`flow/run.sh`:
```
#!/bin/bash
# the make line also repeats each setting of config.mk as NAME=value (left out here)
make -C /OpenROAD-flow-scripts/flow DESIGN_CONFIG=/design/flow/config.mk WORK_HOME=/design/flow/orfs CLKGATE_MAP_FILE= finish
```
`flow/config.mk`:
```
export PLATFORM = sky130hd
export DESIGN_NAME = apb_ram
export DESIGN_NICKNAME = apb_ram
export VERILOG_FILES = /design/flow/design.v
export SDC_FILE = /design/flow/constraint.sdc
export NUM_CORES = 4
export LEC_CHECK = 0
export CAP_MARGIN = 20
export CORE_MARGIN = 2
export CORE_UTILIZATION = 68
export SETUP_SLACK_MARGIN = 0.35
export SLEW_MARGIN = 20
```
`flow/constraint.sdc`:
```
create_clock -name core_clock -period 1.31 [get_ports {pclk}]
set_input_delay 0.2620 -clock core_clock [delete_from_list [all_inputs] [get_ports {pclk}]]
set_output_delay 0.2620 -clock core_clock [all_outputs]
set_load 0.01 [all_outputs]
```
`flow/design.v`:
```
module apb_ram (
  input presetn,
  input pclk,
  input psel,
  input penable,
  input pwrite,
  input [31:0] paddr, pwdata,
  output reg [31:0] prdata,
  output reg pready, pslverr
);
  reg [31:0] mem [32];
  typedef enum {idle = 0, setup = 1, access = 2, transfer = 3} state_type;
  state_type state;
  always@(posedge pclk)
    begin
      if(presetn == 1'b0)  
        begin
        state <= idle;
        prdata <= 32'h00000000;
        pready <= 1'b0;
        pslverr <= 1'b0;
        for(int i = 0; i < 32; i++) 
        begin
          mem[i] <= 0;
        end
       end 
      else 
        begin
      case(state)
      idle : 
      begin
        prdata <= 32'h00000000;
        pready <= 1'b0;
        pslverr <= 1'b0;
        state   <= setup;
      end
      setup:  
      begin
           if(psel == 1'b1)
             state <= access;
           else
             state <= setup;
      end
      access: 
      begin 
        if(pwrite && penable) 
          begin
            if(paddr < 32) 
            begin
            mem[paddr] <= pwdata;
            state <= transfer;
            pslverr <= 1'b0;
            pready  <= 1'b1;
            end
            else 
            begin
            state <= transfer;
            pready <= 1'b1;
            pslverr <= 1'b1;
            end
          end
        else if (!pwrite && penable)
            begin
            if(paddr < 32) 
            begin
            prdata <= mem[paddr];
            state <= transfer;
            pready <= 1'b1;
            pslverr <= 1'b0;
            end
            else 
            begin
            state <= transfer;
            pready <= 1'b1;
            pslverr <= 1'b1;
            prdata <= 32'h00000000;
            end
          end
        else
           state <= setup;
       end  
        transfer: begin
          state <= setup;
          pready <= 1'b0;
          pslverr <= 1'b0;
        end
      default : state <= idle;
      endcase      
    end
  end
endmodule
```
==> out/metrics.yaml, run 1 <==
status: "finished with violations"
check-failures: "hold timing, setup timing"
dp_cells: 4595
clkSinkCount: 1062
p_clk_share_pct: 40.5
ys_area_mm2: 0.0466
synth-main-ff-cell: "edfxtp_1"
ant_nets: 0
synth_flops: 1062
reg2reg_depth: 9
cts.clk_slew.worst_paths_ns: 0.06
edf_count: 1024
synth_adder_area_share_pct: 0
ff2ff_setup_slack_ns: -1.14
place_hpwl_mm: 96.8
slowest_stage: "dfxtp_2"
track_usage_pct: 44.8
cp-end-kind: "flop"
ys_cells: 3545
clock_path_buffers: 3
finish.instance_area_mm2: 0.0601
crit_chain: "and3_4, and2_4, buf_6, nand4_1, buf_6, buf_16, buf_4, o21ai_4, buf_12"
reg2reg_from: "state[1]$_DFF_P_"
dr.pass1.iters: 6
tightest_slew_ns: 1.07
cp_common_cell: "buf_6"
worstHoldStart: "presetn"
arrival_ns: 2.81
max_slew_margin_pct: 28.5
setup_slack_ns: -1.14
place_congestion: 0.910
rows: 95
cts_tree: "done"
synth.most_common_cell: "nor2_1"
warning_count: 34
cts-root-buf: "clkbuf_16"
cts-buffers-inserted: 104
first_iter_violations: 6864
wl_mm: 180
ys_sh_simple_pct: 12.5
yosysUniqueCellTypes: 47
cap_viol_max_count: 0
swShare_pct: 23.4
fp-utilization_pct: 69.0
max_freq_mhz: 408
routed-via-count: 36100
hold-worst-slack_ns: -0.0999
critical_path_buf_inv_count: 5
synth.avg_cell_area_um2: 13.1
portBuffers: 102
cp.required_ns: 1.67
top_usage_layer: "met2"
p_sw_mw: 17.7
antenna_found_initial: 4
p_leak_nw: 21.2
drc: 0
rsz0062_at_grt: "yes"
comb_power_mw: 6.61
via_per_inst: 7.32
crit_fanout: 21
placed_area_mm2: 0.0519
met2_usage_pct: 67.8
core_area_mm2: 0.0675
die_x_um: 266
grt_max_degree: 62
wl_per_cell_um: 36.4
timing.rr.end: "mem[29][30]$_SDFFCE_PN0P_"
async_reset_ff_share_pct: 0
start_kind: "flop"
maxSlewViolCount: 0
post-route-period-util_pct: 187
fp_nets: 3614
finalClockSkew_ns: 0.0258
power_density_mw_per_mm2: 1260
yosys_warnings: 1
startpoint: "state[1]$_DFF_P_"
critical_path.top_delay_family: "buffers and inverters"
yosysTopAreaCell: "edfxtp_1"
hold_violations: 1
pwr-share-comb_pct: 8.7
grt_util_met1_pct: 60.0
pg_clk_mw: 30.6
synthAoiAreaFrac_pct: 4.66
intPower_mw: 58.0
topCombFamilyByArea: "simple AND/OR/NAND/NOR gates"
top_cells_by_count: "nor2_1, edfxtp_1, mux2i_1"
top_area_share_pct: 66.0
cp-endpoint: "mem[29][30]$_SDFFCE_PN0P_"
holdCritPathClass: "in -> reg"
setup_viol: 2114
period_minus_slack_ns: 2.45
peakVddDrop_v: 0.00131
chipArea_mm2: 0.0706
ys_sh_xor_pct: 0
netlist_instances: 3545
seqPwrFrac_pct: 50.8
nNetsFinal: 4035
h-tree-depth: 3
syn-cell-area_mm2: 0.0466
design_power_total_mw: 75.7
ys_sh_mux_pct: 11.4
ys_seq_share_pct: 67.7
instances_no_fill: 4933
path_class: "reg -> reg"
grt_pass1_wl_mm: 223
first_global_vias: 33300
grt_overflow: 0
power_leader: "registers"
cp.depth: 9
grt_use_met3_pct: 11.2
holdPathEnd: "state[3]$_DFF_P_"
dieHeight_um: 266
ios: 103
whs_path_depth: 2
synthToLayoutAreaGrowth_pct: 29.1
critPathMaxStageDelay_ns: 0.32
area_leaders: "edfxtp_1, nor2_1, mux2i_1"
p_seq_mw: 38.4
insertion_delay_ns: 0.69
## layout make-up
class | instances | area (um2)
Sequential cell | 1062 | 31500
Multi-Input combinational cell | 2180 | 15400
Clock inverter | 50 | 576
Inverter | 3 | 11.3
Clock buffer | 144 | 2850
Timing Repair Buffer | 615 | 8630
Tap cell | 873 | 1090
Antenna cell | 6 | 15.0
Fill cell | 2704 | 7400
## through the flow
step | util [%] | setup TNS (ns) | setup slack, ns | hold WS [ns]
after floorplan | - | -1168.96 | -0.947 | 0.362
after global placement | 76.8 | -2363.82 | -1.31 | 0.448
after detailed placement | 76.8 | -2449.96 | -1.34 | 0.464
after CTS | 83.4 | -1362.57 | -0.837 | -0.117
after global routing | 89.0 | -1595.54 | -1.09 | -0.0992
final | 89.0 | -1607.68 | -1.14 | -0.0999
## per-layer routing
metal	routed length (um)	vias to the layer above
met4	17000	6
met3	32500	1135
li1	-	13800
met2	76500	4041
met1	53700	17200
met5	45	-
## repair_timing
action                                  4_1_cts  5_1_grt
buffers inserted                             26       28
pin swaps                                    14      198
endpoints found under the setup margin     2117     2117
gates cloned                                 15       69
gates resized                                79      531
hold endpoints to repair                      1        1
==> run 2: changes to the inputs <==
- ABC_AREA: default -> 1
- CORE_UTILIZATION: 68 -> 61
- CTS_CLUSTER_SIZE: default -> 98
- SETUP_SLACK_MARGIN: 0.35 -> default
- clock period: 1.31 -> 1.19 ns (I/O delays scaled with it)
==> run 2 against run 1 <==
Against the previous run: the layout fails its checks (setup timing); die size rose by 24%; flip-flop count stayed put; wire length grew 0.15%; design area grew 7.8%; critical path depth is 1 higher; first-iteration DRC count is 23% lower; clock power up 13%; synthesized area increased by 12%; register-to-register slack improved by 0.49 ns; highest routed layer unchanged.
==> out/metrics.yaml, run 2 <==
h-tree-depth: 3  # unchanged
wl_mm: 180  # +0.15%
slowest_stage: "dfxtp_2"
tightest_slew_ns: 1.12  # +0.0494 ns
holdPathEnd: "state[1]$_DFF_P_"
wl_per_cell_um: 23.6  # -35%
reg2reg_from: "state[1]$_DFF_P_"
dieHeight_um: 296  # +11%
path_class: "reg -> reg"
first_iter_violations: 5301  # -23%
hold-worst-slack_ns: 0.101  # +0.201 ns
ys_area_mm2: 0.0520  # +12%
place_congestion: 0.941  # +3.4%
top_cells_by_count: "nand2_1, nor2_1, edfxtp_1"
p_clk_share_pct: 40.1  # -0.4 points
cp-end-kind: "flop"
holdCritPathClass: "in -> reg"
insertion_delay_ns: 0.70  # about the same
comb_power_mw: 9.20  # +39%
warning_count: 32  # -5.9%
fp_nets: 6131  # +70%
setup_viol: 2114  # unchanged
finish.instance_area_mm2: 0.0648  # +7.8%
worstHoldStart: "psel"
portBuffers: 102  # unchanged
critPathMaxStageDelay_ns: 0.35  # +0.03 ns
status: "finished with violations"
start_kind: "flop"
design_power_total_mw: 86.1  # +14%
seq_area_mm2: 0.0315  # about the same
cp-endpoint: "mem[30][22]$_SDFFCE_PN0P_"
synth_adder_area_share_pct: 0  # unchanged
grt_pass1_wl_mm: 252  # +13%
clock_path_buffers: 3  # unchanged
maxSlewViolCount: 0  # unchanged
dp_cells: 7287  # +59%
peakVddDrop_v: 0.00119  # -9.5%
ys_seq_share_pct: 60.6  # -7.0 points
power_density_mw_per_mm2: 1330  # +5.5%
synth.avg_cell_area_um2: 8.57  # -35%
edf_count: 1024  # unchanged
pg_clk_mw: 34.5  # +13%
instances_no_fill: 7625  # +55%
ys_sh_xor_pct: 0  # unchanged
post-route-period-util_pct: 155  # -32 points
finalClockSkew_ns: 0.0263  # +0.000461 ns
crit_fanout: 8  # -62%
ys_sh_simple_pct: 28.3  # +16 points
first_global_vias: 39600  # +19%
fillers: 5876  # +120%
synth-main-ff-cell: "edfxtp_1"
utilization_pct: 76.5  # -13 points
grt_overflow: 0  # unchanged
cts.clk_slew.worst_paths_ns: 0.06  # about the same
syn-cell-area_mm2: 0.0520  # +12%
drc: 0  # unchanged
cp_common_cell: "buf_12"
cts-root-buf: "clkbuf_16"
async_reset_ff_share_pct: 0  # unchanged
nNetsFinal: 6453  # +60%
cts_tree: "done"
die_x_um: 296  # +11%
intPower_mw: 64.4  # +11%
cp.required_ns: 1.73  # +0.06 ns
dr.pass1.iters: 6  # unchanged
swShare_pct: 25.2  # +1.8 points
check-failures: "setup timing"
top_area_share_pct: 59.2  # -6.9 points
clkSinkCount: 1062  # unchanged
critical_path_buf_inv_count: 4  # -1
hold_violations: 0  # -1
topCombFamilyByArea: "simple AND/OR/NAND/NOR gates"
whs_path_depth: 3  # +1
ys_cells: 6062  # +71%
place_hpwl_mm: 108  # +12%
reg2reg_depth: 10  # +1
synthAoiAreaFrac_pct: 1.15  # -3.5 points
pwr-share-comb_pct: 10.7  # +2.0 points
period_minus_slack_ns: 1.84  # -0.606 ns
chipArea_mm2: 0.0875  # +24%
cap_viol_max_count: 0  # unchanged
ant_nets: 0  # unchanged
max_slew_margin_pct: 25.2  # -3.3 points
crit_chain: "nand2_4, nor2_4, nand4_4, buf_12, nor2_8, buf_12, buf_6, nand2_8, clkbuf_16, nor2_1"
synth.most_common_cell: "nand2_1"
p_seq_mw: 42.4  # +10%
rsz0062_at_grt: "yes"
yosys_warnings: 1  # unchanged
synth_flops: 1062  # unchanged
netlist_instances: 6062  # +71%
via_per_inst: 5.58  # -24%
yosysTopAreaCell: "edfxtp_1"
routed-via-count: 42600  # +18%
cts-buffers-inserted: 109  # +4.8%
placed_area_mm2: 0.0570  # +9.9%
yosysUniqueCellTypes: 24  # -49%
rows: 107  # +13%
ios: 103  # unchanged
fp-utilization_pct: 61.3  # -7.6 points
critical_path.top_delay_family: "buffers and inverters"
cp.depth: 10  # +1
max_freq_mhz: 543  # +33%
p_leak_nw: 30.0  # +41%
ff2ff_setup_slack_ns: -0.65  # +0.49 ns
setup_slack_ns: -0.653  # +0.486 ns
logic_area_mm2: 0.0179  # +16%
ys_sh_mux_pct: 0  # -11 points
startpoint: "state[1]$_DFF_P_"
power_leader: "registers"
core_area_mm2: 0.0847  # +26%
area_leaders: "edfxtp_1, nand2_1, nor2_1"
track_usage_pct: 40.1  # -4.7 points
synthToLayoutAreaGrowth_pct: 24.7
seqPwrFrac_pct: 49.2  # -1.6 points
timing.rr.end: "mem[30][22]$_SDFFCE_PN0P_"
grt_max_degree: 48  # -23%
antenna_found_initial: 4  # unchanged
p_sw_mw: 21.7  # +23%
arrival_ns: 2.39  # -0.42 ns
[run 2: cell type report]
class / instances / area share, %
sequential: 1062 / 48.7
multi-input combinational: 3879 / 27.7
timing repair buffer: 554 / 11.4
clock buffer: 142 / 4.66
inverter: 778 / 4.53
tap: 1144 / 2.21
clock inverter: 64 / 0.824
antenna: 2 / 0.00772
[run 2: metrics by stage]
step | setup TNS [ns] | setup WS, ns
floorplan | -1281.71 | -0.779
CTS | -1139.58 | -0.644
detailed placement | -2417.61 | -1.25
finish | -1135.71 | -0.653
global placement | -2519.87 | -1.27
global route | -1244.53 | -0.711
[run 2: what timing repair did]
item,CTS,global route
gates resized,335,262
hold buffers,1,0
gates cloned,66,28
setup buffers,25,14
endpoints found under the hold margin,1,0
setup endpoints to repair,2114,2114
pin swaps,17,16
[run 2: metal layers]
layer / up-vias / GRT usage [%] / wire length [um]
met2: 2831 / 61.8 / 80800
met4: 8 / 23.0 / 12200
met5: - / 0 / 59
li1: 19200 / - / -
met3: 616 / 8.51 / 23300
met1: 19900 / 53.0 / 63600
==> run 3: changes to the inputs <==
- CAP_MARGIN: 20 -> 0
- CORE_UTILIZATION: 61 -> 70
- CTS_CLUSTER_SIZE: 98 -> 16
- PLACE_DENSITY: default -> 0.35
- SETUP_SLACK_MARGIN: default -> 0.32
- clock period: 1.19 -> 1.31 ns (I/O delays scaled with it)
==> run 3 against run 2 <==
Against the previous run: the layout fails its checks (hold timing, setup timing); worst setup slack improved by 0.11 ns; global-route usage increased by 3.1 points; synthesized area unchanged; clock-buffer cell count decreased by 5; critical path depth unchanged; wire length increased by 0.19%; sequential power decreased by 9.2%; design area decreased by 2.7%; worst hold slack got worse by 0.29 ns; clock power decreased by 12%; cell count decreased by 3.4%; largest cell class unchanged.
==> out/metrics.yaml, run 3 <==
cts-root-buf: "clkbuf_16"
power_leader: "registers"
wl_mm: 180  # +0.19%
cap_viol_max_count: 0  # unchanged
track_usage_pct: 43.1  # +3.1 points
finalClockSkew_ns: 0.0158  # -0.0105 ns
dr.pass1.iters: 7  # +1
cp_common_cell: "buf_12"
via_per_inst: 5.99  # +7.3%
first_global_vias: 40900  # +3.4%
swShare_pct: 25.4  # +0.19 points
crit_chain: "nand2_4, nor2_4, nand4_4, buf_12, nor2_8, buf_12, nand2_8, buf_12, clkbuf_16, nor2_1"
ys_sh_xor_pct: 0  # unchanged
crit_fanout: 16  # +8
critical_path.top_delay_family: "simple AND/OR/NAND/NOR gates"
cp-endpoint: "mem[10][11]$_SDFFCE_PN0P_"
holdPathEnd: "state[3]$_DFF_P_"
period_minus_slack_ns: 1.85  # +0.00972 ns
topCombFamilyByArea: "simple AND/OR/NAND/NOR gates"
chipArea_mm2: 0.0764  # -13%
status: "finished with violations"
h-tree-depth: 3  # unchanged
synth_flops: 1062  # unchanged
clkSinkCount: 1062  # unchanged
cp.required_ns: 1.85  # +0.12 ns
ys_sh_simple_pct: 28.3  # unchanged
synthToLayoutAreaGrowth_pct: 21.3
peakVddDrop_v: 0.00117  # -1.7%
critPathMaxStageDelay_ns: 0.35  # about the same
pg_clk_mw: 30.4  # -12%
slowest_stage: "dfxtp_2"
grt_overflow: 0  # unchanged
routed-via-count: 44100  # +3.6%
warning_count: 35  # +9.4%
finalSetupTns_ns: -912.81  # +222.91 ns
fillers: 3790  # -36%
setup_viol: 2114  # unchanged
tightest_slew_ns: 1.24  # +0.114 ns
cts-buffers-inserted: 107  # -1.8%
intPower_mw: 57.7  # -10%
place_ws_ns: -1.20  # +0.0473 ns
portBuffers: 102  # unchanged
p_sw_mw: 19.6  # -9.6%
ys_sh_mux_pct: 0  # unchanged
hold_violations: 1  # +1
max_slew_margin_pct: 17.7  # -7.6 points
rows: 99  # -7.5%
die_x_um: 276  # -6.6%
netlist_instances: 6062  # unchanged
path_class: "reg -> reg"
critical_path_buf_inv_count: 4  # unchanged
dp_cells: 7054  # -3.2%
wl_per_cell_um: 24.5  # +3.8%
ys_area_mm2: 0.0520  # unchanged
place_congestion: 0.990  # +5.3%
nNetsFinal: 6381  # -1.1%
fp_nets: 6131  # unchanged
cts_tree: "done"
startpoint: "state[1]$_DFF_P_"
synth-main-ff-cell: "edfxtp_1"
cts.clk_slew.worst_paths_ns: 0.06  # about the same
cp.depth: 10  # unchanged
syn-cell-area_mm2: 0.0520  # unchanged
post-route-period-util_pct: 141  # -13 points
seqPwrFrac_pct: 49.9  # +0.7 points
check-failures: "hold timing, setup timing"
place_hpwl_mm: 98.3  # -9.1%
yosysTopAreaCell: "edfxtp_1"
synth.most_common_cell: "nand2_1"
antenna_found_initial: 1  # -3
synthAoiAreaFrac_pct: 1.15  # unchanged
clock_path_buffers: 3  # unchanged
whs_path_depth: 3  # unchanged
cp-end-kind: "flop"
timing.rr.end: "mem[10][11]$_SDFFCE_PN0P_"
reg2reg_depth: 10  # unchanged
p_leak_nw: 29.5  # -1.8%
start_kind: "flop"
ys_seq_share_pct: 60.6  # unchanged
fp-utilization_pct: 71.0  # +9.7 points
p_seq_mw: 38.5  # -9.2%
instances_no_fill: 7362  # -3.4%
hold-worst-slack_ns: -0.192  # -0.293 ns
ios: 103  # unchanged
top_cells_by_count: "nand2_1, nor2_1, edfxtp_1"
dieHeight_um: 276  # -6.6%
first_iter_violations: 7094  # +34%
setup_slack_ns: -0.543  # +0.110 ns
synth_adder_area_share_pct: 0  # unchanged
max_freq_mhz: 540  # -0.52%
holdCritPathClass: "in -> reg"
edf_count: 1024  # unchanged
async_reset_ff_share_pct: 0  # unchanged
p_clk_share_pct: 39.4  # -0.7 points
rsz0062_at_grt: "yes"
maxSlewViolCount: 0  # unchanged
worstHoldStart: "presetn"
pwr-share-comb_pct: 10.8  # about the same
utilization_pct: 86.1  # +9.6 points
arrival_ns: 2.39  # about the same
top_area_share_pct: 59.2  # unchanged
ff2ff_setup_slack_ns: -0.54  # +0.11 ns
yosysUniqueCellTypes: 24  # unchanged
synth.avg_cell_area_um2: 8.57  # unchanged
drc: 0  # unchanged
ant_nets: 0  # unchanged
core_area_mm2: 0.0732  # -14%
comb_power_mw: 8.33  # -9.5%
reg2reg_from: "state[1]$_DFF_P_"
design_power_total_mw: 77.3  # -10%
insertion_delay_ns: 0.70  # about the same
grt_max_degree: 55  # +15%
yosys_warnings: 1  # unchanged
grt_pass1_wl_mm: 244  # -3.3%
ys_cells: 6062  # unchanged
area_leaders: "edfxtp_1, nand2_1, nor2_1"
power_density_mw_per_mm2: 1230  # -7.7%
ctsHoldBuffers: 1  # unchanged
-- run 3: repair_timing --
item	4_1_cts	5_1_grt
resized	234	230
buffers inserted	6	12
pin swaps	7	16
endpoints found under the hold margin	2	1
endpoints found under the setup margin	2116	2117
cloned	42	47
-- run 3: area by class of cell --
class / count / area, um2 / share of cell area, %
antenna: 1 / 2.50 / 0.00397
clock buffer: 137 / 2870 / 4.56
clock inverter: 62 / 518 / 0.821
timing repair buffer: 479 / 6300 / 9.99
multi-input combinational: 3884 / 17700 / 28.0
tap: 959 / 1200 / 1.90
sequential: 1062 / 31500 / 50.0
inverter: 778 / 2940 / 4.66
-- run 3: per-stage QoR --
step / hold slack [ns] / area, um2
4_1_cts: -0.198 / 61000
2_1_floorplan: 0.394 / 52500
3_5_place_dp: 0.444 / 56300
3_3_place_gp: 0.423 / 56300
5_1_grt: -0.194 / 63100
6_report: -0.192 / 63100
-- run 3: metal layers --
layer  track usage (%)  wire length (um)
met4              32.5             16700
met5                 0                15
met2              66.1             79200
met1              54.0             56200
met3              9.92             28200
==> run 4: changes to the inputs <==
- ABC_AREA: 1 -> default
- CAP_MARGIN: 0 -> 20
- CORE_UTILIZATION: 70 -> 61
- CTS_CLUSTER_SIZE: 16 -> 57
- PLACE_DENSITY: 0.35 -> default
- SETUP_SLACK_MARGIN: 0.32 -> default
- clock period: 1.31 -> 1.48 ns (I/O delays scaled with it)
==> run 4 against run 3 <==
Against the previous run: the layout fails its checks (setup timing); combinational power shrank 31%; sequential power shrank 12%; via count shrank 24%.
==> out/metrics.yaml, run 4 <==
arrival_ns: 2.49  # +0.10 ns
topCombFamilyByArea: "simple AND/OR/NAND/NOR gates"
ys_sh_simple_pct: 12.5  # -16 points
wl_mm: 167  # -7.3%
top_cells_by_count: "nor2_1, edfxtp_1, mux2i_1"
h-tree-depth: 3  # unchanged
ios: 103  # unchanged
reg2reg_from: "state[1]$_DFF_P_"
synth.most_common_cell: "nor2_1"
top_usage_layer: "met2"
p_seq_mw: 34.0  # -12%
p_clk_share_pct: 39.6  # +0.2 points
fp-utilization_pct: 61.5  # -9.5 points
yosys_warnings: 1  # unchanged
ys_area_mm2: 0.0466  # -10%
reg2reg_depth: 8  # -2
grt_use_met3_pct: 7.86  # -2.1 points
insertion_delay_ns: 0.67  # -0.03 ns
synth_flops: 1062  # unchanged
ys_seq_share_pct: 67.7  # +7.0 points
cp-end-kind: "flop"
period_minus_slack_ns: 2.15  # +0.293 ns
cp-endpoint: "mem[31][20]$_SDFFCE_PN0P_"
utilization_pct: 77.3  # -8.9 points
p_leak_nw: 21.2  # -28%
edf_count: 1024  # unchanged
dieHeight_um: 280  # +1.4%
yosysUniqueCellTypes: 47  # +96%
peakVddDrop_v: 0.000983  # -16%
first_global_vias: 31900  # -22%
comb_power_mw: 5.78  # -31%
netlist_instances: 3545  # -42%
power_leader: "registers"
portBuffers: 102  # unchanged
syn-cell-area_mm2: 0.0466  # -10%
cp_common_cell: "buf_12"
status: "finished with violations"
ys_sh_mux_pct: 11.4  # +11 points
crit_fanout: 16  # unchanged
wl_per_cell_um: 33.3  # +36%
ys_sh_xor_pct: 0  # unchanged
p_sw_mw: 15.1  # -23%
first_iter_violations: 5154  # -27%
slowest_stage: "dfxtp_2"
cts.clk_slew.worst_paths_ns: 0.06  # about the same
hold_violations: 0  # -1
synth_adder_area_share_pct: 0  # unchanged
critical_path_buf_inv_count: 4  # unchanged
power_density_mw_per_mm2: 1120  # -8.3%
synthAoiAreaFrac_pct: 4.66  # +3.5 points
ys_cells: 3545  # -42%
synth.avg_cell_area_um2: 13.1  # +53%
die_x_um: 280  # +1.4%
swShare_pct: 23.0  # -2.4 points
critPathMaxStageDelay_ns: 0.33  # -0.02 ns
max_slew_margin_pct: 32.1  # +14 points
async_reset_ff_share_pct: 0  # unchanged
post-route-period-util_pct: 145  # +3.6 points
holdPathEnd: "state[1]$_DFF_P_"
crit_chain: "and3_4, and2_4, nand4b_1, buf_12, buf_6, o21ai_4, buf_4, buf_12"
pwr-share-comb_pct: 8.8  # -2.0 points
clock_path_buffers: 3  # unchanged
worstHoldStart: "psel"
met2_usage_pct: 62.6  # -3.5 points
path_class: "reg -> reg"
place_ws_ns: -1.32  # -0.117 ns
intPower_mw: 50.6  # -12%
ant_nets: 0  # unchanged
startpoint: "state[1]$_DFF_P_"
cts-buffers-inserted: 105  # -1.9%
setup_slack_ns: -0.666  # -0.123 ns
finalSetupTns_ns: -932.99  # -20.18 ns
whs_path_depth: 2  # -1
check-failures: "setup timing"
setup_viol: 2108  # -0.28%
grt_util_met1_pct: 53.7  # -0.25 points
nNetsFinal: 4024  # -37%
grt_overflow: 0  # unchanged
cap_viol_max_count: 0  # unchanged
track_usage_pct: 39.9  # -3.3 points
rows: 101  # +2.0%
cp.depth: 8  # -2
cp.required_ns: 1.83  # -0.02 ns
finalClockSkew_ns: 0.0191  # +0.00329 ns
cts_tree: "done"
routed-via-count: 33700  # -24%
cts-root-buf: "clkbuf_16"
place_congestion: 0.890  # -10%
rsz0062_at_grt: "yes"
core_area_mm2: 0.0757  # +3.4%
synthToLayoutAreaGrowth_pct: 25.7
place_hpwl_mm: 99.0  # +0.75%
holdCritPathClass: "in -> reg"
grt_max_degree: 72  # +31%
max_freq_mhz: 466  # -14%
fp_nets: 3614  # -41%
warning_count: 32  # -8.6%
area_leaders: "edfxtp_1, nor2_1, mux2i_1"
seqPwrFrac_pct: 51.7  # +1.8 points
via_per_inst: 6.71  # +12%
timing.rr.end: "mem[31][20]$_SDFFCE_PN0P_"
critical_path.top_delay_family: "buffers and inverters"
chipArea_mm2: 0.0785  # +2.8%
clkSinkCount: 1062  # unchanged
synth-main-ff-cell: "edfxtp_1"
maxSlewViolCount: 0  # unchanged
pg_clk_mw: 26.0  # -14%
tightest_slew_ns: 1.02  # -0.216 ns
antenna_found_initial: 5  # +4
top_area_share_pct: 66.0  # +6.9 points
start_kind: "flop"
design_power_total_mw: 65.8  # -15%
yosysTopAreaCell: "edfxtp_1"
ff2ff_setup_slack_ns: -0.67  # -0.12 ns
grt_pass1_wl_mm: 221  # -9.5%
drc: 0  # unchanged
dr.pass1.iters: 6  # -1
## run 4: metrics by stage
step	hold slack (ns)	cells	instance area [um2]
floorplan	0.396	3545	47000
global placement	0.457	4698	52000
detailed placement	0.450	4699	52100
CTS	0.229	4921	56100
global route	0.254	5020	58500
finish	0.249	5021	58500
## run 4: metal layers
| layer | vias to the layer above | routed length (um) |
|---|---|---|
| met5 | - | 46 |
| met2 | 2747 | 76500 |
| met3 | 500 | 22800 |
| met1 | 16700 | 57700 |
| li1 | 13700 | - |
| met4 | 6 | 10000 |
## run 4: cell type report
cell class              count  area, um2
well taps                 978       1220
fillers                  4550      17200
clock buffers             138       2860
inverters                   3       11.3
repair buffers            603       8220
flip-flops and latches   1062      31500
diodes                      1       2.50
clock inverters            56        437
multi-input cells        2180      14200
## run 4: timing repair
| item | CTS | global route |
|---|---|---|
| resized | 121 | 251 |
| gates cloned | 10 | 42 |
| hold buffers | 1 | 0 |
| endpoints found under the setup margin | 2114 | 2108 |
| setup buffers | 17 | 61 |
| pin swaps | 31 | 65 |
| hold endpoints to repair | 1 | 0 |
==> run 5: changes to the inputs <==
- ABC_AREA: default -> 1
- CELL_PAD_IN_SITES_DETAIL_PLACEMENT: default -> 0
- CORE_ASPECT_RATIO: default -> 1.46
- CORE_UTILIZATION: 61 -> 63
- CTS_CLUSTER_SIZE: 57 -> 62
- GPL_TIMING_DRIVEN: default -> 1
- MAX_ROUTING_LAYER: default -> met4
- MIN_ROUTING_LAYER: default -> met1
- SETUP_SLACK_MARGIN: default -> 0.62
- SLEW_MARGIN: 20 -> 35
- clock period: 1.48 -> 2.58 ns (I/O delays scaled with it)
==> run 5 against run 4 <==
Against the previous run: clock-buffer cell count fell by 14; core utilization down 5.9 points; worst hold slack worse by 0.16 ns; now clean on timing, DRC and antenna; synthesized area is 12% higher; critical path type is now in -> reg; largest power group unchanged; critical path depth rose by 2; total power down 43%; non-clock buffer count shrank 307; cell count rose by 45%; highest routed layer is now met4; sequential share of layout area hardly changed.
==> out/metrics.yaml, run 5 <==
clock_path_buffers: 3  # unchanged
ys_cells: 6062  # +71%
finish.instance_area_mm2: 0.0585  # about the same
netlist_instances: 6062  # +71%
pwr-share-comb_pct: 9.2  # +0.4 points
top_cells_by_count: "nand2_1, nor2_1, edfxtp_1"
nNetsFinal: 6149  # +53%
reg2reg_from: "state[1]$_DFF_P_"
rows: 127  # +26%
crit_fanout: 16  # unchanged
yosys_warnings: 1  # unchanged
cts_tree: "done"
synth_adder_area_share_pct: 0  # unchanged
grt_util_met1_pct: 43.7  # -10 points
fp-utilization_pct: 63.4  # +1.9 points
status: "complete, no violations"
yosysTopAreaCell: "edfxtp_1"
critical_path_buf_inv_count: 3  # -1
reg2reg_depth: 8  # unchanged
whs_path_depth: 3  # +1
synthToLayoutAreaGrowth_pct: 12.6
p_seq_mw: 19.5  # -43%
met2_usage_pct: 60.2  # -2.4 points
ys_sh_xor_pct: 0  # unchanged
rsz0062_at_grt: "yes"
arrival_ns: 2.36  # -0.13 ns
place_congestion: 0.872  # -2.0%
drc: 0  # unchanged
cp.required_ns: 2.94  # +1.11 ns
grt_overflow: 0  # unchanged
grt_use_met3_pct: 3.78  # -4.1 points
p_clk_share_pct: 38.4  # -1.2 points
first_iter_violations: 4074  # -21%
synth.avg_cell_area_um2: 8.57  # -35%
cp-endpoint: "mem[4][2]$_SDFFCE_PN0P_"
h-tree-depth: 3  # unchanged
synth.most_common_cell: "nand2_1"
yosysUniqueCellTypes: 24  # -49%
place_hpwl_mm: 90.0  # -9.1%
pg_clk_mw: 14.4  # -45%
core_area_mm2: 0.0820  # +8.3%
holdPathEnd: "state[3]$_DFF_P_"
period_minus_slack_ns: 2.00
post-route-period-util_pct: 77.6  # -67 points
worstHoldStart: "presetn"
p_leak_nw: 27.9  # +31%
hold_violations: 0  # unchanged
fp_nets: 6131  # +70%
ys_sh_mux_pct: 0  # -11 points
track_usage_pct: 35.7  # -4.2 points
dr.pass1.iters: 6  # unchanged
crit_chain: "clkdlybuf4s50_1, nor2_4, nand4_1, nor2_2, nand4_4, buf_12, nor2_8, buf_12, nand2_4, nand2_4"
chipArea_mm2: 0.0848  # +8.0%
power_density_mw_per_mm2: 638  # -43%
first_global_vias: 37200  # +17%
synth_flops: 1062  # unchanged
max_freq_mhz: 499
ctsHoldBuffers: 0  # -1
ios: 103  # unchanged
ys_sh_simple_pct: 28.3  # +16 points
routed-via-count: 39100  # +16%
insertion_delay_ns: 0.71  # +0.04 ns
cap_viol_max_count: 0  # unchanged
ys_area_mm2: 0.0520  # +12%
ys_seq_share_pct: 60.6  # -7.0 points
edf_count: 1024  # unchanged
max_slew_margin_pct: 18.0  # -14 points
syn-cell-area_mm2: 0.0520  # +12%
diodes: 0  # -1
topCombFamilyByArea: "simple AND/OR/NAND/NOR gates"
comb_power_mw: 3.45  # -40%
hold-worst-slack_ns: 0.0872  # -0.162 ns
slowest_stage: "clkdlybuf4s50_1"
via_per_inst: 5.39  # -20%
tightest_slew_ns: 1.23  # +0.212 ns
cts-root-buf: "clkbuf_16"
antenna_found_initial: 0  # -5
ant_nets: 0  # unchanged
ff2ff_setup_slack_ns: 0.60  # +1.27 ns
peakVddDrop_v: 0.000664  # -32%
cp.depth: 10  # +2
dieHeight_um: 351  # +25%
grt_pass1_wl_mm: 219  # -0.80%
grt_max_degree: 87  # +21%
async_reset_ff_share_pct: 0  # unchanged
warning_count: 32  # unchanged
cts.clk_slew.worst_paths_ns: 0.06  # about the same
synth-main-ff-cell: "edfxtp_1"
clkSinkCount: 1062  # unchanged
startpoint: "paddr[17]"
seqPwrFrac_pct: 52.3  # +0.6 points
swShare_pct: 24.6  # +1.6 points
top_usage_layer: "met2"
power_leader: "registers"
portBuffers: 102  # unchanged
wl_per_cell_um: 20.5  # -38%
die_x_um: 242  # -14%
wl_mm: 149  # -11%
p_sw_mw: 9.19  # -39%
setup_viol: 0  # -100%
start_kind: "input pin"
maxSlewViolCount: 0  # unchanged
area_leaders: "edfxtp_1, nand2_1, nor2_1"
critPathMaxStageDelay_ns: 0.45  # +0.12 ns
design_power_total_mw: 37.3  # -43%
cp-end-kind: "flop"
critical_path.top_delay_family: "simple AND/OR/NAND/NOR gates"
cts_setup_buffers: 0  # -17
path_class: "in -> reg"
synthAoiAreaFrac_pct: 1.15  # -3.5 points
placed_area_mm2: 0.0550  # +5.6%
holdCritPathClass: "in -> reg"
cts-buffers-inserted: 100  # -4.8%
timing.rr.end: "mem[4][2]$_SDFFCE_PN0P_"
finalClockSkew_ns: 0.0212  # +0.00212 ns
top_area_share_pct: 59.2  # -6.9 points
intPower_mw: 28.2  # -44%
-- run 5: layer usage --
metal	vias up	routed length (um)
met4	0	7120
met2	1894	74600
met1	18400	55100
met3	403	12300
li1	18400	-
met5	-	0
-- run 5: cell type report --
| cell class | instances | area (um2) |
|---|---|---|
| timing repair buffer | 296 | 3530 |
| tap | 1096 | 1370 |
| fill | 6531 | 23500 |
| multi-input combinational | 3842 | 16100 |
| inverter | 778 | 2940 |
| clock inverter | 59 | 465 |
| sequential | 1062 | 31500 |
| clock buffer | 124 | 2640 |
-- run 5: timing repair --
action / in CTS / in global routing
pin swaps: 0 / 4
cloned: 1 / 15
endpoints found under the setup margin: 2010 / 1995
gates resized: 35 / 61
-- run 5: per-stage QoR --
stage / TNS [ns] / setup slack, ns / cells / util, %
floorplan: 0 / 0.333 / 6062 / -
global placement: -78.93 / -0.0859 / 7058 / 67.0
detailed placement: -108.33 / -0.100 / 7058 / 67.0
CTS: 0 / 0.617 / 7242 / 70.8
global route: 0 / 0.535 / 7257 / 71.4
finish: 0 / 0.577 / 7257 / 71.4
==> run 6: changes to the inputs <==
- CAP_MARGIN: 20 -> 0
- CELL_PAD_IN_SITES_DETAIL_PLACEMENT: 0 -> default
- CORE_ASPECT_RATIO: 1.46 -> default
- CORE_MARGIN: 2 -> 8
- CORE_UTILIZATION: 63 -> 31
- CTS_CLUSTER_DIAMETER: default -> 286
- CTS_CLUSTER_SIZE: 62 -> default
- GPL_ROUTABILITY_DRIVEN: default -> 0
- GPL_TIMING_DRIVEN: 1 -> 0
- HOLD_SLACK_MARGIN: default -> -0.04
- MIN_ROUTING_LAYER: met1 -> default
- SETUP_SLACK_MARGIN: 0.62 -> 0.33
- SLEW_MARGIN: 35 -> 30
- TNS_END_PERCENT: default -> 15
- clock period: 2.58 -> 2.6 ns (I/O delays scaled with it)
==> run 6 against run 5 <==
Against the previous run: cell count increased by 18%; register-to-register slack worse by 0.34 ns; synthesized area is the same; worst hold slack gained 0.091 ns; via count is 11% higher.
==> out/metrics.yaml, run 6 <==
edf_count: 1024  # unchanged
finalSetupTns_ns: 0  # unchanged
die_x_um: 425  # +76%
max_slew_margin_pct: 21.8  # +3.8 points
drc: 0  # unchanged
yosysUniqueCellTypes: 24  # unchanged
finish.instance_area_mm2: 0.0606  # +3.5%
peakVddDrop_v: 0.000528  # -20%
cts-buffers-inserted: 105  # +5.0%
comb_power_mw: 4.03  # +17%
power_density_mw_per_mm2: 639  # +0.17%
fillers: 16900  # +160%
antenna_found_initial: 3  # +3
ys_area_mm2: 0.0520  # unchanged
fp_nets: 6131  # unchanged
grt_max_degree: 33  # -62%
cp.required_ns: 3.18  # +0.24 ns
area_leaders: "edfxtp_1, nand2_1, nor2_1"
clkSinkCount: 1062  # unchanged
tightest_slew_ns: 1.17  # -0.0576 ns
first_global_vias: 39000  # +5.0%
async_reset_ff_share_pct: 0  # unchanged
h-tree-depth: 3  # unchanged
worstHoldStart: "presetn"
path_class: "in -> reg"
netlist_instances: 6062  # unchanged
cts_tree: "done"
nNetsFinal: 6370  # +3.6%
hold_violations: 0  # unchanged
ys_sh_simple_pct: 28.3  # unchanged
seqPwrFrac_pct: 50.1  # -2.2 points
cp-endpoint: "prdata[1]$_SDFFE_PN0P_"
dieHeight_um: 425  # +21%
holdPathEnd: "state[1]$_DFF_P_"
cp-end-kind: "flop"
arrival_ns: 3.01  # +0.65 ns
intPower_mw: 28.3  # +0.67%
crit_chain: "buf_4, inv_2, clkbuf_1, clkbuf_4, nand2_1, nand2_1, nand2_1, nand2_1, nand2_1, nand2_1, nor2_1, nand3_1, a21oi_1"
synth-main-ff-cell: "edfxtp_1"
synth_flops: 1062  # unchanged
critPathMaxStageDelay_ns: 0.52  # +0.07 ns
ff2ff_setup_slack_ns: 0.26  # -0.34 ns
hold-worst-slack_ns: 0.179  # +0.0913 ns
p_clk_share_pct: 39.5  # +1.1 points
top_cells_by_count: "nand2_1, nor2_1, edfxtp_1"
finalClockSkew_ns: 0.0394  # +0.0182 ns
cp_common_cell: "nand2_1"
syn-cell-area_mm2: 0.0520  # unchanged
p_sw_mw: 10.4  # +13%
dr.pass1.iters: 8  # +2
wl_per_cell_um: 25.6  # +25%
status: "complete, no violations"
yosysTopAreaCell: "edfxtp_1"
topCombFamilyByArea: "simple AND/OR/NAND/NOR gates"
cp.depth: 13  # +3
max_freq_mhz: 411
insertion_delay_ns: 0.74  # +0.03 ns
whs_path_depth: 3  # unchanged
ios: 103  # unchanged
synthAoiAreaFrac_pct: 1.15  # unchanged
clock_path_buffers: 3  # unchanged
ys_cells: 6062  # unchanged
pwr-share-comb_pct: 10.4  # +1.2 points
fp-utilization_pct: 31.1  # -32 points
portBuffers: 97  # -4.9%
ant_nets: 0  # unchanged
cts.clk_slew.worst_paths_ns: 0.06  # about the same
critical_path_buf_inv_count: 4  # +1
reg2reg_from: "state[1]$_DFF_P_"
warning_count: 28  # -13%
rsz0062_at_grt: "yes"
maxSlewViolCount: 0  # unchanged
core_area_mm2: 0.167  # +100%
routed-via-count: 43500  # +11%
grt_overflow: 0  # unchanged
power_leader: "registers"
swShare_pct: 26.8  # +2.2 points
slowest_stage: "clkbuf_4"
chipArea_mm2: 0.181  # +110%
startpoint: "paddr[0]"
synthToLayoutAreaGrowth_pct: 16.5
utilization_pct: 36.3  # -35 points
ys_sh_mux_pct: 0  # unchanged
cts-root-buf: "clkbuf_16"
yosys_warnings: 1  # unchanged
p_seq_mw: 19.4  # about the same
pg_clk_mw: 15.3  # +6%
reg2reg_depth: 6  # -2
period_minus_slack_ns: 2.43
timing.rr.end: "prdata[21]$_SDFFE_PN0P_"
rows: 150  # +18%
synth.avg_cell_area_um2: 8.57  # unchanged
first_iter_violations: 7325  # +80%
placed_area_mm2: 0.0564  # +2.6%
top_area_share_pct: 59.2  # unchanged
via_per_inst: 5.06  # -6.1%
synth.most_common_cell: "nand2_1"
setup_viol: 0  # unchanged
place_hpwl_mm: 146  # +63%
synth_adder_area_share_pct: 0  # unchanged
track_usage_pct: 23.8  # -12 points
critical_path.top_delay_family: "buffers and inverters"
crit_fanout: 10  # -6
cap_viol_max_count: 0  # unchanged
ys_sh_xor_pct: 0  # unchanged
ys_seq_share_pct: 60.6  # unchanged
holdCritPathClass: "in -> reg"
start_kind: "input pin"
post-route-period-util_pct: 93.5  # +16 points
grt_pass1_wl_mm: 296  # +35%
wl_mm: 220  # +48%
p_leak_nw: 28.1  # +0.81%
[run 6: layout make-up]
cell class                 instances  area [um2]  area share [%]
sequential                      1062       31500            52.0
multi-input combinational       3849       16100            26.7
clock buffer                     148        2950            4.88
inverter                         778        2920            4.83
tap                             2204        2760            4.55
buffer                           390        2670            4.42
timing repair buffer             115        1200            1.98
clock inverter                    46         384           0.634
antenna                            5        12.5          0.0207
[run 6: timing repair]
| action | in CTS | in global routing |
|---|---|---|
| resized | 166 | 22 |
| hold buffers | 0 | 0 |
| gates cloned | 9 | 8 |
| pin swaps | 8 | 2 |
| buffers inserted | 14 | 1 |
| setup endpoints to repair | 1139 | 898 |
[run 6: metrics by stage]
| step | cells | worst slack (ns) | total power, mW |
|---|---|---|---|
| after global placement | 8363 | -2.05 | 23.4 |
| final | 8597 | 0.168 | 38.7 |
| after floorplan | 6062 | 0.341 | 21.7 |
| after detailed placement | 8366 | -1.53 | 23.4 |
| after CTS | 8583 | 0.330 | 38.3 |
| after global routing | 8594 | 0.220 | 39.3 |
[run 6: routing by layer]
metal	GRT usage (%)	share of wire, %
met1	29.0	35
met2	35.1	43
met3	6.16	14
met4	15.3	8.1
met5	-	0
==> run 7: changes to the inputs <==
- ABC_AREA: 1 -> 0
- CAP_MARGIN: 0 -> 20
- CELL_PAD_IN_SITES_DETAIL_PLACEMENT: default -> 2
- CORE_ASPECT_RATIO: default -> 0.63
- CORE_MARGIN: 8 -> 5
- CORE_UTILIZATION: 31 -> 62
- CTS_CLUSTER_DIAMETER: 286 -> 114
- CTS_CLUSTER_SIZE: default -> 36
- GPL_ROUTABILITY_DRIVEN: 0 -> default
- GPL_TIMING_DRIVEN: 0 -> default
- HOLD_SLACK_MARGIN: -0.04 -> -0.08
- PLACE_DENSITY_LB_ADDON: default -> 0.07
- SETUP_SLACK_MARGIN: 0.33 -> 0.1
- SLEW_MARGIN: 30 -> 20
- TNS_END_PERCENT: 15 -> 80
- clock period: 2.6 -> 3.78 ns (I/O delays scaled with it)
==> run 7 against run 6 <==
Against the previous run: synthesized area decreased by 10%; die size decreased by 55%; the flow now stops in detailed placement (3_5_place_dp); synthesized cell count fell by 42%.
==> out/metrics.yaml, run 7 <==
status: "stopped before the end"
lastStage: "detailed placement (3_5_place_dp)"
error: "[ERROR DPL-0033] detailed placement checks failed during check placement."
yosysTopAreaCell: "edfxtp_1"
die_x_um: 355  # -16%
synthAoiAreaFrac_pct: 4.66  # +3.5 points
top_cells_by_count: "nor2_1, edfxtp_1, mux2i_1"
synth.avg_cell_area_um2: 13.1  # +53%
synth.most_common_cell: "nor2_1"
ys_sh_mux_pct: 11.4  # +11 points
synth-main-ff-cell: "edfxtp_1"
netlist_instances: 3545  # -42%
place_congestion: 0.883
dieHeight_um: 228  # -47%
edf_count: 1024  # unchanged
ys_sh_xor_pct: 0  # unchanged
topCombFamilyByArea: "simple AND/OR/NAND/NOR gates"
ys_seq_share_pct: 67.7  # +7.0 points
synth_adder_area_share_pct: 0  # unchanged
ios: 103  # unchanged
ys_cells: 3545  # -42%
fp_nets: 3614  # -41%
yosys_warnings: 1  # unchanged
rows: 79  # -47%
fp-utilization_pct: 62.8  # +32 points
yosysUniqueCellTypes: 47  # +96%
ys_area_mm2: 0.0466  # -10%
async_reset_ff_share_pct: 0  # unchanged
chipArea_mm2: 0.0808  # -55%
synth_flops: 1062  # unchanged
ys_sh_simple_pct: 12.5  # -16 points
area_leaders: "edfxtp_1, nor2_1, mux2i_1"
core_area_mm2: 0.0741  # -56%
syn-cell-area_mm2: 0.0466  # -10%
top_area_share_pct: 66.0  # +6.9 points
portBuffers: 102  # +5.2%
-- run 7: per-stage QoR --
| stage | hold WS [ns] | std cells |
|---|---|---|
| floorplan | 0.466 | 3545 |
| global placement | 0.471 | 4469 |
==> run 8: changes to the inputs <==
- ABC_AREA: 0 -> default
- CELL_PAD_IN_SITES_DETAIL_PLACEMENT: 2 -> default
- CELL_PAD_IN_SITES_GLOBAL_PLACEMENT: default -> 0
- CORE_ASPECT_RATIO: 0.63 -> default
- CORE_MARGIN: 5 -> 2
- CORE_UTILIZATION: 62 -> 70
- CTS_CLUSTER_DIAMETER: 114 -> default
- CTS_CLUSTER_SIZE: 36 -> 15
- GPL_TIMING_DRIVEN: default -> 1
- HOLD_SLACK_MARGIN: -0.08 -> -0.07
- MAX_ROUTING_LAYER: met4 -> default
- PLACE_DENSITY_LB_ADDON: 0.07 -> 0.08
- SETUP_SLACK_MARGIN: 0.1 -> 0.39
- SLEW_MARGIN: 20 -> 40
- TNS_END_PERCENT: 80 -> default
- clock period: 3.78 -> 1.31 ns (I/O delays scaled with it)
==> run 8 against run 7 <==
Against the previous run: the layout now fails its checks (setup timing); synthesized area stayed put; die size is 15% lower; synthesized cell count stayed put.
==> out/metrics.yaml, run 8 <==
status: "finished with violations"
check-failures: "setup timing"
synth_flops: 1062  # unchanged
grt_max_degree: 99
rows: 94  # +19%
ant_nets: 0
start_kind: "input pin"
ys_sh_mux_pct: 11.4  # unchanged
comb_power_mw: 7.03
peakVddDrop_v: 0.00128
worstHoldStart: "presetn"
critical_path.top_delay_family: "AND-OR/OR-AND gates"
routed-via-count: 38600
dr.pass1.iters: 13
holdCritPathClass: "in -> reg"
p_sw_mw: 18.3
synth.most_common_cell: "nor2_1"
crit_chain: "clkdlybuf4s50_1, buf_4, buf_4, and4b_1, buf_4, a22oi_1, nand4_1, o31ai_1"
synth_adder_area_share_pct: 0  # unchanged
utilization_pct: 90.6
cp_common_cell: "buf_4"
critical_path_buf_inv_count: 4
holdPathEnd: "state[3]$_DFF_P_"
fp_nets: 3614  # unchanged
syn-cell-area_mm2: 0.0466  # unchanged
top_cells_by_count: "nor2_1, edfxtp_1, mux2i_1"
arrival_ns: 3.13
startpoint: "paddr[2]"
h-tree-depth: 3
cp-end-kind: "flop"
path_class: "in -> reg"
first_iter_violations: 8856
clkSinkCount: 1062
portBuffers: 102  # unchanged
timing.rr.end: "mem[11][21]$_SDFFCE_PN0P_"
async_reset_ff_share_pct: 0  # unchanged
ys_cells: 3545  # unchanged
crit_fanout: 17
max_slew_margin_pct: 33.8
design_power_total_mw: 75.6
fillers: 2038
clock_path_buffers: 3
place_congestion: 0.934  # +5.7%
yosysUniqueCellTypes: 47  # unchanged
power_density_mw_per_mm2: 1270
cap_viol_max_count: 0
ys_sh_simple_pct: 12.5  # unchanged
synth.avg_cell_area_um2: 13.1  # unchanged
cts_tree: "done"
core_area_mm2: 0.0657  # -11%
maxSlewViolCount: 0
nNetsFinal: 4049
finalClockSkew_ns: 0.0350
place_ws_ns: -1.36
cp.required_ns: 1.92
place_hpwl_mm: 95.1
ios: 103  # unchanged
ys_seq_share_pct: 67.7  # unchanged
hold_violations: 0
setup_slack_ns: -1.21
critPathMaxStageDelay_ns: 0.85
p_seq_mw: 38.5
logic_area_mm2: 0.0146
max_freq_mhz: 397
top_area_share_pct: 66.0  # unchanged
wl_mm: 200
grt_pass1_wl_mm: 230
ys_area_mm2: 0.0466  # unchanged
netlist_instances: 3545  # unchanged
reg2reg_from: "state[1]$_DFF_P_"
intPower_mw: 57.3
power_leader: "registers"
ys_sh_xor_pct: 0  # unchanged
cts-buffers-inserted: 102
wl_per_cell_um: 40.5
hold-worst-slack_ns: 0.206
swShare_pct: 24.2
synthToLayoutAreaGrowth_pct: 27.9
period_minus_slack_ns: 2.52
warning_count: 30
cp-endpoint: "prdata[10]$_SDFFE_PN0P_"
synth-main-ff-cell: "edfxtp_1"
chipArea_mm2: 0.0686  # -15%
pg_clk_mw: 30.1
fp-utilization_pct: 70.8  # +8.0 points
yosysTopAreaCell: "edfxtp_1"
tightest_slew_ns: 0.993
whs_path_depth: 5
insertion_delay_ns: 0.72
topCombFamilyByArea: "simple AND/OR/NAND/NOR gates"
dieHeight_um: 262  # +15%
via_per_inst: 7.82
first_global_vias: 34800
synthAoiAreaFrac_pct: 4.66  # unchanged
area_leaders: "edfxtp_1, nor2_1, mux2i_1"
yosys_warnings: 1  # unchanged
reg2reg_depth: 9
ctsHoldBuffers: 0
post-route-period-util_pct: 192
setup_viol: 2114
p_clk_share_pct: 39.8
seqPwrFrac_pct: 50.9
ff2ff_setup_slack_ns: -1.19
cts-root-buf: "clkbuf_16"
die_x_um: 262  # -26%
edf_count: 1024  # unchanged
track_usage_pct: 47.7
cp.depth: 8
grt_overflow: 0
slowest_stage: "a22oi_1"
finalSetupTns_ns: -1547.70
pwr-share-comb_pct: 9.3
rsz0062_at_grt: "yes"
p_leak_nw: 21.4
cts.clk_slew.worst_paths_ns: 0.07
drc: 0
seq_area_mm2: 0.0315
antenna_found_initial: 8
run 8: cell type report:
type                       count  share of cell area [%]
antenna                        9                  0.0378
clock buffer                 148                    4.78
clock inverter                40                   0.685
inverter                       3                  0.0189
multi-input combinational   2180                    24.5
sequential                  1062                    52.9
tap                          864                    1.82
timing repair buffer         631                    15.2
run 8: routing by layer:
layer / GRT usage [%] / vias to the layer above / wire [um]
met2: 71.8 / 5056 / 80400
met3: 14.9 / 2004 / 39800
met4: 36.7 / 20 / 26100
met1: 58.2 / 17700 / 53100
met5: 0 / - / 490
li1: - / 13800 / -
run 8: what timing repair did:
item                       in CTS  in global routing
setup buffers                  33                 33
pin swaps                      36                 83
cloned                         27                 64
hold endpoints to repair        0                  0
resized                       176                259
setup endpoints to repair    2117               2117
run 8: through the flow:
| stage | std cells | instance area [um2] |
|---|---|---|
| after floorplan | 3545 | 47000 |
| final | 4937 | 59500 |
| after CTS | 4831 | 56700 |
| after detailed placement | 4583 | 51800 |
| after global placement | 4583 | 51800 |
| after global routing | 4930 | 59500 |
==> run 9: changes to the inputs <==
- ABC_AREA: default -> 1
- CELL_PAD_IN_SITES_GLOBAL_PLACEMENT: 0 -> default
- CORE_UTILIZATION: 70 -> 68
- CTS_CLUSTER_SIZE: 15 -> 16
- GPL_TIMING_DRIVEN: 1 -> default
- HOLD_SLACK_MARGIN: -0.07 -> default
- PLACE_DENSITY_LB_ADDON: 0.08 -> default
- SETUP_SLACK_MARGIN: 0.39 -> default
- SLEW_MARGIN: 40 -> 20
- clock period: 1.31 -> 1.35 ns (I/O delays scaled with it)
==> run 9 against run 8 <==
Against the previous run: the layout still fails its checks (setup timing); synthesized area rose by 12%; design area rose by 9.4%; sequential share of layout area fell by 4.6 points; register-to-register slack improved by 0.62 ns; worst hold slack got worse by 0.080 ns; total power rose by 1.3%; critical endpoint is now mem[20][16]$_SDFFCE_PN0P_; largest power group unchanged.
==> out/metrics.yaml, run 9 <==
critical_path.top_delay_family: "simple AND/OR/NAND/NOR gates"
synth_flops: 1062  # unchanged
crit_chain: "nand2_4, nor2_4, nand4_4, buf_12, nor2_8, buf_12, nand2_8, buf_16, nor2_1"
synth_adder_area_share_pct: 0  # unchanged
tightest_slew_ns: 1.13  # +0.133 ns
cts-buffers-inserted: 106  # +3.9%
routed-via-count: 44500  # +15%
power_density_mw_per_mm2: 1180  # -7.4%
ios: 103  # unchanged
finish.instance_area_mm2: 0.0651  # +9.4%
yosysTopAreaCell: "edfxtp_1"
cts-root-buf: "clkbuf_16"
wl_mm: 185  # -7.4%
finalClockSkew_ns: 0.0224  # -0.0126 ns
startpoint: "state[1]$_DFF_P_"
cp.depth: 9  # +1
warning_count: 32  # +6.7%
rsz0062_at_grt: "yes"
status: "finished with violations"
arrival_ns: 2.45  # -0.68 ns
p_clk_share_pct: 40.2  # +0.4 points
place_congestion: 0.953  # +2.0%
reg2reg_depth: 9  # unchanged
synthAoiAreaFrac_pct: 1.15  # -3.5 points
synthToLayoutAreaGrowth_pct: 25.3
drc: 0  # unchanged
swShare_pct: 25.1  # +0.95 points
clkSinkCount: 1062  # unchanged
rows: 101  # +7.4%
p_sw_mw: 19.3  # +5.3%
fillers: 3913  # +92%
crit_fanout: 16  # -1
antenna_found_initial: 3  # -5
grt_pass1_wl_mm: 248  # +7.8%
edf_count: 1024  # unchanged
portBuffers: 102  # unchanged
seqPwrFrac_pct: 48.8  # -2.1 points
timing.rr.end: "mem[20][16]$_SDFFCE_PN0P_"
maxSlewViolCount: 0  # unchanged
setup_viol: 2114  # unchanged
first_iter_violations: 7107  # -20%
post-route-period-util_pct: 142  # -50 points
placed_area_mm2: 0.0566  # +9.3%
area_leaders: "edfxtp_1, nand2_1, nor2_1"
p_leak_nw: 30.1  # +41%
intPower_mw: 57.3  # about the same
die_x_um: 280  # +7.1%
place_ws_ns: -1.11  # +0.244 ns
ys_seq_share_pct: 60.6  # -7.0 points
peakVddDrop_v: 0.00163  # +28%
netlist_instances: 6062  # +71%
ys_sh_simple_pct: 28.3  # +16 points
yosysUniqueCellTypes: 24  # -49%
chipArea_mm2: 0.0786  # +15%
pg_clk_mw: 30.8  # +2%
ff2ff_setup_slack_ns: -0.57  # +0.62 ns
insertion_delay_ns: 0.70  # -0.02 ns
max_freq_mhz: 520
cts.clk_slew.worst_paths_ns: 0.07  # about the same
place_hpwl_mm: 99.7  # +4.9%
dieHeight_um: 280  # +7.1%
grt_max_degree: 58  # -41%
hold-worst-slack_ns: 0.126  # -0.0804 ns
comb_power_mw: 8.41  # +20%
cts_tree: "done"
power_leader: "registers"
p_seq_mw: 37.4  # -3%
grt_overflow: 0  # unchanged
cp_common_cell: "buf_12"
clock_path_buffers: 3  # unchanged
core_area_mm2: 0.0758  # +15%
dp_cells: 7110  # +55%
pwr-share-comb_pct: 11.0  # +1.7 points
path_class: "reg -> reg"
yosys_warnings: 1  # unchanged
first_global_vias: 41000  # +18%
start_kind: "flop"
holdCritPathClass: "in -> reg"
ys_sh_mux_pct: 0  # -11 points
hold_violations: 0  # unchanged
slowest_stage: "dfxtp_2"
wl_per_cell_um: 24.8  # -39%
dr.pass1.iters: 8  # -5
topCombFamilyByArea: "simple AND/OR/NAND/NOR gates"
reg2reg_from: "state[1]$_DFF_P_"
instances_no_fill: 7458  # +51%
period_minus_slack_ns: 1.92
ys_sh_xor_pct: 0  # unchanged
track_usage_pct: 43.5  # -4.3 points
ant_nets: 0  # unchanged
syn-cell-area_mm2: 0.0520  # +12%
cp-end-kind: "flop"
critical_path_buf_inv_count: 3  # -1
cp-endpoint: "mem[20][16]$_SDFFCE_PN0P_"
ys_cells: 6062  # +71%
async_reset_ff_share_pct: 0  # unchanged
cp.required_ns: 1.88  # -0.04 ns
cap_viol_max_count: 0  # unchanged
ys_area_mm2: 0.0520  # +12%
fp_nets: 6131  # +70%
worstHoldStart: "psel"
whs_path_depth: 3  # -2
top_area_share_pct: 59.2  # -6.9 points
top_cells_by_count: "nand2_1, nor2_1, edfxtp_1"
max_slew_margin_pct: 24.9  # -8.9 points
via_per_inst: 5.96  # -24%
synth-main-ff-cell: "edfxtp_1"
holdPathEnd: "state[1]$_DFF_P_"
fp-utilization_pct: 68.5  # -2.3 points
synth.avg_cell_area_um2: 8.57  # -35%
setup_slack_ns: -0.573  # +0.633 ns
synth.most_common_cell: "nand2_1"
nNetsFinal: 6457  # +59%
check-failures: "setup timing"
h-tree-depth: 3  # unchanged
critPathMaxStageDelay_ns: 0.35  # -0.50 ns
[run 9: timing repair]
action	4_1_cts	5_1_grt
endpoints found under the setup margin	2114	2114
gates resized	256	390
hold buffers	2	0
hold endpoints to repair	2	0
pin swaps	11	34
cloned	66	50
setup buffers	1	32
[run 9: stage by stage]
| step | util [%] | TNS (ns) | power (mW) |
|---|---|---|---|
| floorplan | - | -1015.47 | 41.8 |
| global placement | 74.6 | -2255.04 | 45.0 |
| detailed placement | 74.6 | -2206.87 | 45.2 |
| CTS | 82.3 | -839.02 | 75.1 |
| global route | 85.9 | -904.20 | 77.9 |
| finish | 85.9 | -830.93 | 76.6 |
[run 9: routing by layer]
metal / vias up / GRT usage, % / wire, um
met5: - / 0 / 43
met2: 3800 / 66.4 / 81200
met3: 1061 / 10.4 / 27900
li1: 19200 / - / -
met1: 20400 / 54.1 / 57900
met4: 2 / 32.8 / 17900
[run 9: area by class of cell]
cell class	instances	area, um2	share of cell area [%]
timing repair buffer	553	7370	11.3
clock buffer	137	2880	4.42
tap	978	1220	1.88
multi-input combinational	3887	18500	28.4
sequential	1062	31500	48.4
inverter	778	2940	4.52
clock inverter	61	672	1.03
antenna	2	5.00	0.00768
==> run 10: changes to the inputs <==
- CELL_PAD_IN_SITES_DETAIL_PLACEMENT: default -> 1
- CORE_ASPECT_RATIO: default -> 1.27
- CORE_MARGIN: 2 -> 10
- CORE_UTILIZATION: 68 -> 62
- CTS_CLUSTER_DIAMETER: default -> 268
- CTS_CLUSTER_SIZE: 16 -> default
- TNS_END_PERCENT: default -> 80
- clock period: 1.35 -> 3.78 ns (I/O delays scaled with it)
==> run 10 against run 9 <==
Against the previous run: still fails the layout checks on setup timing; first-iteration DRC count rose by 72%; synthesized cell count did not move; cell count fell by 3.2%; core utilization fell by 17 points; wire length rose by 53%; critical endpoint is now mem[19][31]$_SDFFCE_PN0P_; clock-buffer cell count rose by 23.
==> out/metrics.yaml, run 10 <==
status: "finished with violations"
check-failures: "setup timing"
routed-via-count: 52900  # +19%
via_per_inst: 7.32  # +23%
clkSinkCount: 1062  # unchanged
ys_cells: 6062  # unchanged
grt_overflow: 0  # unchanged
rows: 119  # +18%
place_hpwl_mm: 111  # +11%
pg_clk_mw: 11.5  # -63%
finalClockSkew_ns: 0.0478  # +0.0254 ns
area_leaders: "edfxtp_1, nand2_1, nor2_1"
placed_area_mm2: 0.0536  # -5.2%
cp.depth: 9  # unchanged
track_usage_pct: 45.1  # +1.7 points
yosys_warnings: 1  # unchanged
reg2reg_depth: 7  # -2
critical_path_buf_inv_count: 2  # -1
core_area_mm2: 0.0831  # +9.6%
warning_count: 46  # +44%
cts_tree: "done"
syn-cell-area_mm2: 0.0520  # unchanged
clock_path_buffers: 3  # unchanged
tightest_slew_ns: 1.39  # +0.262 ns
nNetsFinal: 6097  # -5.6%
chipArea_mm2: 0.0959  # +22%
ys_sh_mux_pct: 0  # unchanged
top_cells_by_count: "nand2_1, nor2_1, edfxtp_1"
antenna_found_initial: 27  # +24
utilization_pct: 68.6  # -17 points
dp_cells: 7011  # -1.4%
path_class: "in -> reg"
worstHoldStart: "state[2]$_DFF_P_"
slowest_stage: "nor2_1"
yosysUniqueCellTypes: 24  # unchanged
synth_adder_area_share_pct: 0  # unchanged
peakVddDrop_v: 0.000488  # -70%
cp.required_ns: 4.22  # +2.34 ns
topCombFamilyByArea: "simple AND/OR/NAND/NOR gates"
rsz0062_at_grt: "no"
pwr-share-comb_pct: 10.7  # -0.3 points
ff2ff_setup_slack_ns: 0.16  # +0.73 ns
whs_path_depth: 2  # -1
crit_chain: "clkdlybuf4s50_1, nor2_1, nand4_1, nor2_1, nand4_4, nor2_8, nand2_4, buf_4, nor2_1"
setup_slack_ns: -0.0373  # +0.536 ns
cts-buffers-inserted: 103  # -2.8%
power_density_mw_per_mm2: 491  # -58%
cts_resized: 0  # -100%
grt_pass1_wl_mm: 325  # +31%
maxSlewViolCount: 0  # unchanged
ios: 103  # unchanged
first_global_vias: 51600  # +26%
dr.pass1.iters: 12  # +4
p_clk_share_pct: 41.2  # +1.0 points
p_sw_mw: 8.44  # -56%
holdPathEnd: "state[1]$_DFF_P_"
ys_sh_xor_pct: 0  # unchanged
cts_setup_buffers: 0  # -1
portBuffers: 102  # unchanged
fp_nets: 6131  # unchanged
power_leader: "registers"
cts-root-buf: "clkbuf_16"
async_reset_ff_share_pct: 0  # unchanged
critPathMaxStageDelay_ns: 0.97  # +0.62 ns
first_iter_violations: 12200  # +72%
timing.rr.end: "mem[19][31]$_SDFFCE_PN0P_"
period_minus_slack_ns: 3.82
synthAoiAreaFrac_pct: 1.15  # unchanged
wl_per_cell_um: 39.2  # +58%
drc: 0  # unchanged
finish.instance_area_mm2: 0.0570  # -13%
reg2reg_from: "state[1]$_DFF_P_"
synth-main-ff-cell: "edfxtp_1"
instances_no_fill: 7219  # -3.2%
grt_max_degree: 193  # +230%
cap_viol_max_count: 0  # unchanged
ys_seq_share_pct: 60.6  # unchanged
ctsHoldBuffers: 0  # -2
swShare_pct: 30.1  # +5.0 points
p_leak_nw: 27.1  # -9.8%
setup_viol: 1  # -100%
post-route-period-util_pct: 101  # -41 points
synth.most_common_cell: "nand2_1"
top_area_share_pct: 59.2  # unchanged
cp-endpoint: "mem[19][31]$_SDFFCE_PN0P_"
cp-end-kind: "flop"
intPower_mw: 19.6  # -66%
dieHeight_um: 346  # +23%
max_slew_margin_pct: 7.11  # -18 points
comb_power_mw: 3.00  # -64%
max_freq_mhz: 262
p_seq_mw: 13.5  # -64%
synthToLayoutAreaGrowth_pct: 9.65
die_x_um: 277  # -1.3%
ys_area_mm2: 0.0520  # unchanged
ant_nets: 0  # unchanged
ys_sh_simple_pct: 28.3  # unchanged
seqPwrFrac_pct: 48.1  # -0.7 points
synth_flops: 1062  # unchanged
insertion_delay_ns: 0.85  # +0.15 ns
wl_mm: 283  # +53%
holdCritPathClass: "reg -> reg"
design_power_total_mw: 28.0  # -63%
arrival_ns: 4.26  # +1.81 ns
h-tree-depth: 3  # unchanged
crit_fanout: 32  # +16
edf_count: 1024  # unchanged
fp-utilization_pct: 62.5  # -6.0 points
cts.clk_slew.worst_paths_ns: 0.08  # about the same
place_congestion: 0.887  # -6.9%
start_kind: "input pin"
finalSetupTns_ns: -0.0373  # +830.89 ns
hold_violations: 0  # unchanged
startpoint: "paddr[26]"
yosysTopAreaCell: "edfxtp_1"
critical_path.top_delay_family: "simple AND/OR/NAND/NOR gates"
cp_common_cell: "nor2_1"
netlist_instances: 6062  # unchanged
synth.avg_cell_area_um2: 8.57  # unchanged
-- run 10: cell type report --
| cell class | count | area [um2] |
|---|---|---|
| sequential | 1062 | 31500 |
| fill | 9588 | 26100 |
| multi-input combinational | 3832 | 15300 |
| clock buffer | 160 | 3040 |
| inverter | 778 | 2930 |
| timing repair buffer | 251 | 2540 |
| tap | 1089 | 1360 |
| clock inverter | 32 | 244 |
| antenna | 15 | 37.5 |
-- run 10: per-stage QoR --
| step | setup WS [ns] | hold WS, ns |
|---|---|---|
| floorplan | 0.672 | 0.417 |
| global placement | 0.316 | 0.428 |
| detailed placement | 0.280 | 0.472 |
| CTS | 0.853 | 0.492 |
| global route | 0.0925 | 0.484 |
| finish | -0.0373 | 0.465 |
-- run 10: routing by layer --
metal | part of all wire (%) | up-vias | wire length, um | GRT usage, %
met2 | 41 | 7347 | 116000 | 73.0
met4 | 13 | 32 | 36300 | 37.2
li1 | - | 18300 | - | -
met5 | 0.11 | - | 318 | 0
met1 | 28 | 24000 | 78300 | 49.7
met3 | 18 | 3195 | 51600 | 11.8
Power is estimated from default activity; no workload was simulated.
